## mips
module mips (
        input  wire        clk,
        input  wire        rst,
        input  wire [4:0]  ra3,
        input  wire [31:0] instr,
        input  wire [31:0] rd_dm,
        output wire        we_dm,
        output wire [31:0] pc_current,
        output wire [31:0] alu_out,
        output wire [31:0] wd_dm,
        output wire [31:0] rd3,
        output wire [31:0] wd_rf,
        output wire [4:0] rf_wa
    );
For scale: ~14,000 cells after synthesis, roughly 0.11 mm^2 of cells after synthesis.
Settings: LEC_CHECK=0, ABC_AREA=1, CAP_MARGIN=20, CORE_MARGIN=2, CORE_UTILIZATION=71, CTS_CLUSTER_DIAMETER=366, CTS_CLUSTER_SIZE=100, PLACE_DENSITY=0.6, SETUP_SLACK_MARGIN=1.32, SLEW_MARGIN=20; clock period 4.48 ns.
run.sh (not shown) runs the stock make flow with config.mk's settings and CLKGATE_MAP_FILE=.
The starting point never finished: it broke off in global routing, error GRT-0116.
Change:
==> flow/config.mk (replaced) <==
export PLATFORM = sky130hd
export DESIGN_NAME = mips
export DESIGN_NICKNAME = mips
export VERILOG_FILES = /design/flow/design.v
export SDC_FILE = /design/flow/constraint.sdc
export NUM_CORES = 4
export LEC_CHECK = 0
export CAP_MARGIN = 20
export CORE_MARGIN = 2
export CORE_UTILIZATION = 58
export PLACE_DENSITY = 0.6
export SETUP_SLACK_MARGIN = -0.96
export SLEW_MARGIN = 20
==> flow/constraint.sdc (replaced) <==
create_clock -name core_clock -period 16.2 [get_ports {clk}]
set_input_delay 3.2400 -clock core_clock [delete_from_list [all_inputs] [get_ports {clk}]]
set_output_delay 3.2400 -clock core_clock [all_outputs]
set_load 0.01 [all_outputs]
What happened:
- The new run completed and failed the layout checks on negative setup slack
- synthesized area fell by 4.9%
- die size rose by 16%
- synthesized cell count went down by 38%
Change:
--- a/flow/config.mk
+++ b/flow/config.mk
@@ -8,6 +8,6 @@
 export CAP_MARGIN = 20
 export CORE_MARGIN = 2
-export CORE_UTILIZATION = 58
+export CORE_UTILIZATION = 21
 export PLACE_DENSITY = 0.6
-export SETUP_SLACK_MARGIN = -0.96
+export SETUP_SLACK_MARGIN = 1.0
 export SLEW_MARGIN = 20
==> flow/constraint.sdc (replaced) <==
create_clock -name core_clock -period 19.0 [get_ports {clk}]
set_input_delay 3.8000 -clock core_clock [delete_from_list [all_inputs] [get_ports {clk}]]
set_output_delay 3.8000 -clock core_clock [all_outputs]
set_load 0.01 [all_outputs]
- Now the flow finished with timing, DRC and antenna clean
- global-route usage falls by 31 points
- wire length rises by 8.5%
- design area rises by 4.6%
- worst setup slack gets better by 1.6 ns
- die size rises to 2.7 times its value
Change:
--- a/flow/config.mk
+++ b/flow/config.mk
@@ -8,6 +8,8 @@
 export CAP_MARGIN = 20
 export CORE_MARGIN = 2
-export CORE_UTILIZATION = 21
+export CORE_UTILIZATION = 68
+export CTS_CLUSTER_SIZE = 40
+export HOLD_SLACK_MARGIN = 0.3
 export PLACE_DENSITY = 0.6
-export SETUP_SLACK_MARGIN = 1.0
+export SETUP_SLACK_MARGIN = -0.96
 export SLEW_MARGIN = 20
==> flow/constraint.sdc (replaced) <==
create_clock -name core_clock -period 16.2 [get_ports {clk}]
set_input_delay 3.2400 -clock core_clock [delete_from_list [all_inputs] [get_ports {clk}]]
set_output_delay 3.2400 -clock core_clock [all_outputs]
set_load 0.01 [all_outputs]
=> The changed run failed in global routing with GRT-0116; area after synthesis is unchanged; die area drops by 69%; synthesized cell count does not change.
Change:
--- a/flow/config.mk
+++ b/flow/config.mk
@@ -8,8 +8,6 @@
 export CAP_MARGIN = 20
 export CORE_MARGIN = 2
-export CORE_UTILIZATION = 68
-export CTS_CLUSTER_SIZE = 40
-export HOLD_SLACK_MARGIN = 0.3
+export CORE_UTILIZATION = 40
 export PLACE_DENSITY = 0.6
-export SETUP_SLACK_MARGIN = -0.96
+export SETUP_SLACK_MARGIN = 1.0
 export SLEW_MARGIN = 20
==> flow/constraint.sdc (replaced) <==
create_clock -name core_clock -period 20.0 [get_ports {clk}]
set_input_delay 4.0000 -clock core_clock [delete_from_list [all_inputs] [get_ports {clk}]]
set_output_delay 4.0000 -clock core_clock [all_outputs]
set_load 0.01 [all_outputs]
Outcome:
- With this change the flow went through all stages and came out clean
- synthesized area is unchanged
- synthesized cell count does not change
- die size rose by 69%
Change:
==> flow/constraint.sdc (replaced) <==
create_clock -name core_clock -period 19.0 [get_ports {clk}]
set_input_delay 3.8000 -clock core_clock [delete_from_list [all_inputs] [get_ports {clk}]]
set_output_delay 3.8000 -clock core_clock [all_outputs]
set_load 0.01 [all_outputs]
Synthesized area is unchanged.
Worst setup slack loses 0.15 ns.
Worst hold slack is about the same.
Final cell count rose by 0.40%.
Wire length goes up by 3.1%.
Utilization rises by 0.55 points.
Design area rose by 1.2%.
Global-route usage went up by 0.91 points.
